==> flow/design.v <==
module datapath (
    part,
    clock,
    value,
    positive,
    reset,
    counter,
    result
);
    input part;
    input clock;
    input [15:0] value;
    input positive;
    input reset;
    output [15:0] counter;
    output [15:0] result;
    wire [15:0] _65 = 16'b0000000000000000;
    wire [15:0] _64 = 16'b0000000000000000;
    wire _102;
    wire _100;
    wire _101;
    wire _103;
    wire [15:0] _104;
    wire _96;
    wire _92;
    wire _93;
    wire _90;
    wire _91;
    wire _94;
    wire _95;
    wire _97;
    wire [15:0] _98;
    wire _86;
    wire _84;
    wire _81;
    wire _82;
    wire _79;
    wire _80;
    wire _83;
    wire _85;
    wire _87;
    wire [15:0] _88;
    wire [41:0] _73 = 42'b000000000000000000000010100011110101110001;
    wire [25:0] _71 = 26'b00000000000000000000000000;
    wire [41:0] _72;
    wire [83:0] _74;
    wire [57:0] _75;
    wire [25:0] _70 = 26'b00000000000000000000000000;
    wire [83:0] _76;
    wire [15:0] _77;
    wire [15:0] _78;
    wire [15:0] _89;
    wire [15:0] _99;
    wire [15:0] _105;
    wire [15:0] _67 = 16'b0000000000000001;
    wire [15:0] _68;
    wire [15:0] _62 = 16'b0000000000000000;
    wire [15:0] _58 = 16'b0000000001100100;
    wire [41:0] _53 = 42'b000000000000000000000010100011110101110001;
    wire [25:0] _51 = 26'b00000000000000000000000000;
    wire [41:0] _52;
    wire [83:0] _54;
    wire [57:0] _55;
    wire [25:0] _50 = 26'b00000000000000000000000000;
    wire [83:0] _56;
    wire [15:0] _57;
    wire [31:0] _59;
    wire [15:0] _60;
    wire [15:0] _48 = 16'b0000000000110010;
    wire [15:0] _44 = 16'b0000000001100100;
    wire [41:0] _39 = 42'b000000000000000000000010100011110101110001;
    wire [25:0] _37 = 26'b00000000000000000000000000;
    wire [41:0] _38;
    wire [83:0] _40;
    wire [57:0] _41;
    wire [25:0] _36 = 26'b00000000000000000000000000;
    wire [83:0] _42;
    wire [15:0] _43;
    wire [31:0] _45;
    wire [15:0] _46;
    wire [15:0] _34;
    wire [15:0] _29 = 16'b0000000001100100;
    wire [41:0] _24 = 42'b000000000000000000000010100011110101110001;
    wire [25:0] _22 = 26'b00000000000000000000000000;
    wire [41:0] _23;
    wire [83:0] _25;
    wire [57:0] _26;
    wire [25:0] _21 = 26'b00000000000000000000000000;
    wire [83:0] _27;
    wire [15:0] _28;
    wire [31:0] _30;
    wire [15:0] _31;
    wire [15:0] _32;
    wire [15:0] _19 = 16'b0000000001100100;
    wire [15:0] _20;
    wire [15:0] _33;
    wire [15:0] _35;
    wire [15:0] _47;
    wire [15:0] _49;
    wire [15:0] _61;
    wire _63;
    wire [15:0] _69;
    wire _2;
    wire [15:0] _106;
    wire [15:0] _107;
    wire [15:0] _3;
    reg [15:0] _66;
    wire vdd = 1'b1;
    wire [15:0] _16 = 16'b0000000000000000;
    wire [15:0] _15 = 16'b0000000000000000;
    wire _6;
    wire [15:0] _137 = 16'b0000000000110010;
    wire [15:0] _133 = 16'b0000000001100100;
    wire [41:0] _128 = 42'b000000000000000000000010100011110101110001;
    wire [25:0] _126 = 26'b00000000000000000000000000;
    wire [41:0] _127;
    wire [83:0] _129;
    wire [57:0] _130;
    wire [25:0] _125 = 26'b00000000000000000000000000;
    wire [83:0] _131;
    wire [15:0] _132;
    wire [31:0] _134;
    wire [15:0] _135;
    wire [15:0] _123;
    wire [15:0] _118 = 16'b0000000001100100;
    wire [41:0] _113 = 42'b000000000000000000000010100011110101110001;
    wire [25:0] _111 = 26'b00000000000000000000000000;
    wire [41:0] _112;
    wire [83:0] _114;
    wire [57:0] _115;
    wire [25:0] _110 = 26'b00000000000000000000000000;
    wire [83:0] _116;
    wire [15:0] _117;
    wire [31:0] _119;
    wire [15:0] _120;
    wire [15:0] _8;
    wire [15:0] _121;
    wire [15:0] _108 = 16'b0000000001100100;
    wire [15:0] _109;
    wire [15:0] _122;
    wire _10;
    wire [15:0] _124;
    wire [15:0] _136;
    wire _12;
    wire [15:0] _138;
    wire [15:0] _13;
    reg [15:0] _18;
    assign _102 = _49 == _62;
    assign _100 = _18 == _62;
    assign _101 = ~ _100;
    assign _103 = _101 & _102;
    assign _104 = _103 ? _67 : _62;
    assign _96 = _49 < _18;
    assign _92 = _49 == _62;
    assign _93 = ~ _92;
    assign _90 = _18 == _62;
    assign _91 = ~ _90;
    assign _94 = _91 & _93;
    assign _95 = _94 & _10;
    assign _97 = _95 & _96;
    assign _98 = _97 ? _67 : _62;
    assign _86 = _18 < _49;
    assign _84 = ~ _10;
    assign _81 = _49 == _62;
    assign _82 = ~ _81;
    assign _79 = _18 == _62;
    assign _80 = ~ _79;
    assign _83 = _80 & _82;
    assign _85 = _83 & _84;
    assign _87 = _85 & _86;
    assign _88 = _87 ? _67 : _62;
    assign _72 = { _71, _8 };
    assign _74 = _72 * _73;
    assign _75 = _74[83:26];
    assign _76 = { _70, _75 };
    assign _77 = _76[15:0];
    assign _78 = _66 + _77;
    assign _89 = _78 + _88;
    assign _99 = _89 + _98;
    assign _105 = _99 + _104;
    assign _68 = _66 + _67;
    assign _52 = { _51, _49 };
    assign _54 = _52 * _53;
    assign _55 = _54[83:26];
    assign _56 = { _50, _55 };
    assign _57 = _56[15:0];
    assign _59 = _57 * _58;
    assign _60 = _59[15:0];
    assign _38 = { _37, _35 };
    assign _40 = _38 * _39;
    assign _41 = _40[83:26];
    assign _42 = { _36, _41 };
    assign _43 = _42[15:0];
    assign _45 = _43 * _44;
    assign _46 = _45[15:0];
    assign _34 = _18 + _32;
    assign _23 = { _22, _8 };
    assign _25 = _23 * _24;
    assign _26 = _25[83:26];
    assign _27 = { _21, _26 };
    assign _28 = _27[15:0];
    assign _30 = _28 * _29;
    assign _31 = _30[15:0];
    assign _32 = _8 - _31;
    assign _20 = _18 + _19;
    assign _33 = _20 - _32;
    assign _35 = _10 ? _34 : _33;
    assign _47 = _35 - _46;
    assign _49 = _12 ? _48 : _47;
    assign _61 = _49 - _60;
    assign _63 = _61 == _62;
    assign _69 = _63 ? _68 : _66;
    assign _2 = part;
    assign _106 = _2 ? _105 : _69;
    assign _107 = _12 ? _62 : _106;
    assign _3 = _107;
    always @(posedge _6) begin
        _66 <= _3;
    end
    assign _6 = clock;
    assign _127 = { _126, _124 };
    assign _129 = _127 * _128;
    assign _130 = _129[83:26];
    assign _131 = { _125, _130 };
    assign _132 = _131[15:0];
    assign _134 = _132 * _133;
    assign _135 = _134[15:0];
    assign _123 = _18 + _121;
    assign _112 = { _111, _8 };
    assign _114 = _112 * _113;
    assign _115 = _114[83:26];
    assign _116 = { _110, _115 };
    assign _117 = _116[15:0];
    assign _119 = _117 * _118;
    assign _120 = _119[15:0];
    assign _8 = value;
    assign _121 = _8 - _120;
    assign _109 = _18 + _108;
    assign _122 = _109 - _121;
    assign _10 = positive;
    assign _124 = _10 ? _123 : _122;
    assign _136 = _124 - _135;
    assign _12 = reset;
    assign _138 = _12 ? _137 : _136;
    assign _13 = _138;
    always @(posedge _6) begin
        _18 <= _13;
    end
    assign counter = _18;
    assign result = _66;
endmodule
export LEC_CHECK = 0
export CAP_MARGIN = 20
export CORE_MARGIN = 2
export CORE_UTILIZATION = 40
export GPL_ROUTABILITY_DRIVEN = 0
export GPL_TIMING_DRIVEN = 0
export SLEW_MARGIN = 20
export TNS_END_PERCENT = 10
create_clock -name core_clock -period 42.0 [get_ports {clock}]
run.sh (not shown) runs the stock make flow with config.mk's settings and CLKGATE_MAP_FILE=.
The baseline ran to the end with no violations.
Change:
ABC_AREA = 0   (was unset)
CAP_MARGIN = 0   (was 20)
CELL_PAD_IN_SITES_GLOBAL_PLACEMENT = 1   (was unset)
CORE_ASPECT_RATIO = 1.24   (was unset)
CORE_MARGIN = 6   (was 2)
GPL_ROUTABILITY_DRIVEN = unset   (was 0)
MAX_ROUTING_LAYER = met5   (was unset)
MIN_ROUTING_LAYER = met2   (was unset)
PLACE_DENSITY_LB_ADDON = 0.14   (was unset)
TNS_END_PERCENT = 15   (was 10)
=> Routed wire length came out higher by 13%; clock skew is about the same; first-iteration DRC count came out higher to 3.3 times its value; worst setup slack is worse by 0.18 ns; design area came out higher by 0.35%; worst hold slack is worse by 0.014 ns; area after synthesis does not change; flip-flop count is unchanged.
Change:
ABC_AREA = unset   (was 0)
CAP_MARGIN = 20   (was 0)
CELL_PAD_IN_SITES_GLOBAL_PLACEMENT = unset   (was 1)
CORE_ASPECT_RATIO = unset   (was 1.24)
CORE_MARGIN = 2   (was 6)
CTS_CLUSTER_DIAMETER = 177   (was unset)
CTS_CLUSTER_SIZE = 98   (was unset)
GPL_ROUTABILITY_DRIVEN = 0   (was unset)
MAX_ROUTING_LAYER = unset   (was met5)
MIN_ROUTING_LAYER = unset   (was met2)
PLACE_DENSITY = 0.37   (was unset)
PLACE_DENSITY_LB_ADDON = unset   (was 0.14)
TNS_END_PERCENT = 10   (was 15)
What happened: Non-clock buffer count increases by 3. Synthesized cell count does not change. Area after synthesis does not change. Routed wire length shrinks by 1.0%. Cell area rose by 0.31%. Worst hold slack hardly moves. Utilization falls by 0.29 points. Final cell count grows by 0.73%. Global-route usage shrinks by 7.4 points. First-iteration DRC count is lower by 77%.
Change:
CORE_MARGIN = 8   (was 2)
CORE_UTILIZATION = 59   (was 40)
CTS_CLUSTER_DIAMETER = 193   (was 177)
CTS_CLUSTER_SIZE = 99   (was 98)
GPL_ROUTABILITY_DRIVEN = unset   (was 0)
GPL_TIMING_DRIVEN = unset   (was 0)
PLACE_DENSITY = unset   (was 0.37)
TNS_END_PERCENT = 40   (was 10)
The changed run completed without violations.
Final cell count fell by 7.2%.
Maximum frequency came out higher by 0.43%.
Core utilization climbs by 20 points.
Flip-flop count stays the same.
Change:
ABC_AREA = 1   (was unset)
CAP_MARGIN = 0   (was 20)
CELL_PAD_IN_SITES_GLOBAL_PLACEMENT = 1   (was unset)
CORE_MARGIN = 6   (was 8)
CORE_UTILIZATION = 40   (was 59)
CTS_CLUSTER_DIAMETER = unset   (was 193)
CTS_CLUSTER_SIZE = unset   (was 99)
HOLD_SLACK_MARGIN = 0.01   (was unset)
MAX_ROUTING_LAYER = met4   (was unset)
PLACE_DENSITY_LB_ADDON = 0.14   (was unset)
TNS_END_PERCENT = unset   (was 40)
Outcome: The changed run completed without violations; critical path depth rises by 9; utilization is lower by 21 points; synthesized cell count goes up by 17%; flip-flop count is unchanged; routed wire length came out higher by 8.6%; final cell count increases by 20%; final area grows by 3.0%; non-clock buffer count goes down by 45; area after synthesis went up by 4.9%; setup slack improved by 2.1 ns.
Change:
CAP_MARGIN = 20   (was 0)
CORE_MARGIN = 2   (was 6)
HOLD_SLACK_MARGIN = unset   (was 0.01)
MAX_ROUTING_LAYER = unset   (was met4)
PLACE_DENSITY_LB_ADDON = unset   (was 0.14)
Result: Fmax shrinks by 0.34%. Register-to-register slack hardly moves. Critical path depth went up by 2. Routed wire length increases by about 2.4%. Worst setup slack got worse by 0.13 ns. Die area went down by 6.1%. Utilization barely changes. Cell area barely changes. Clock skew stays flat.
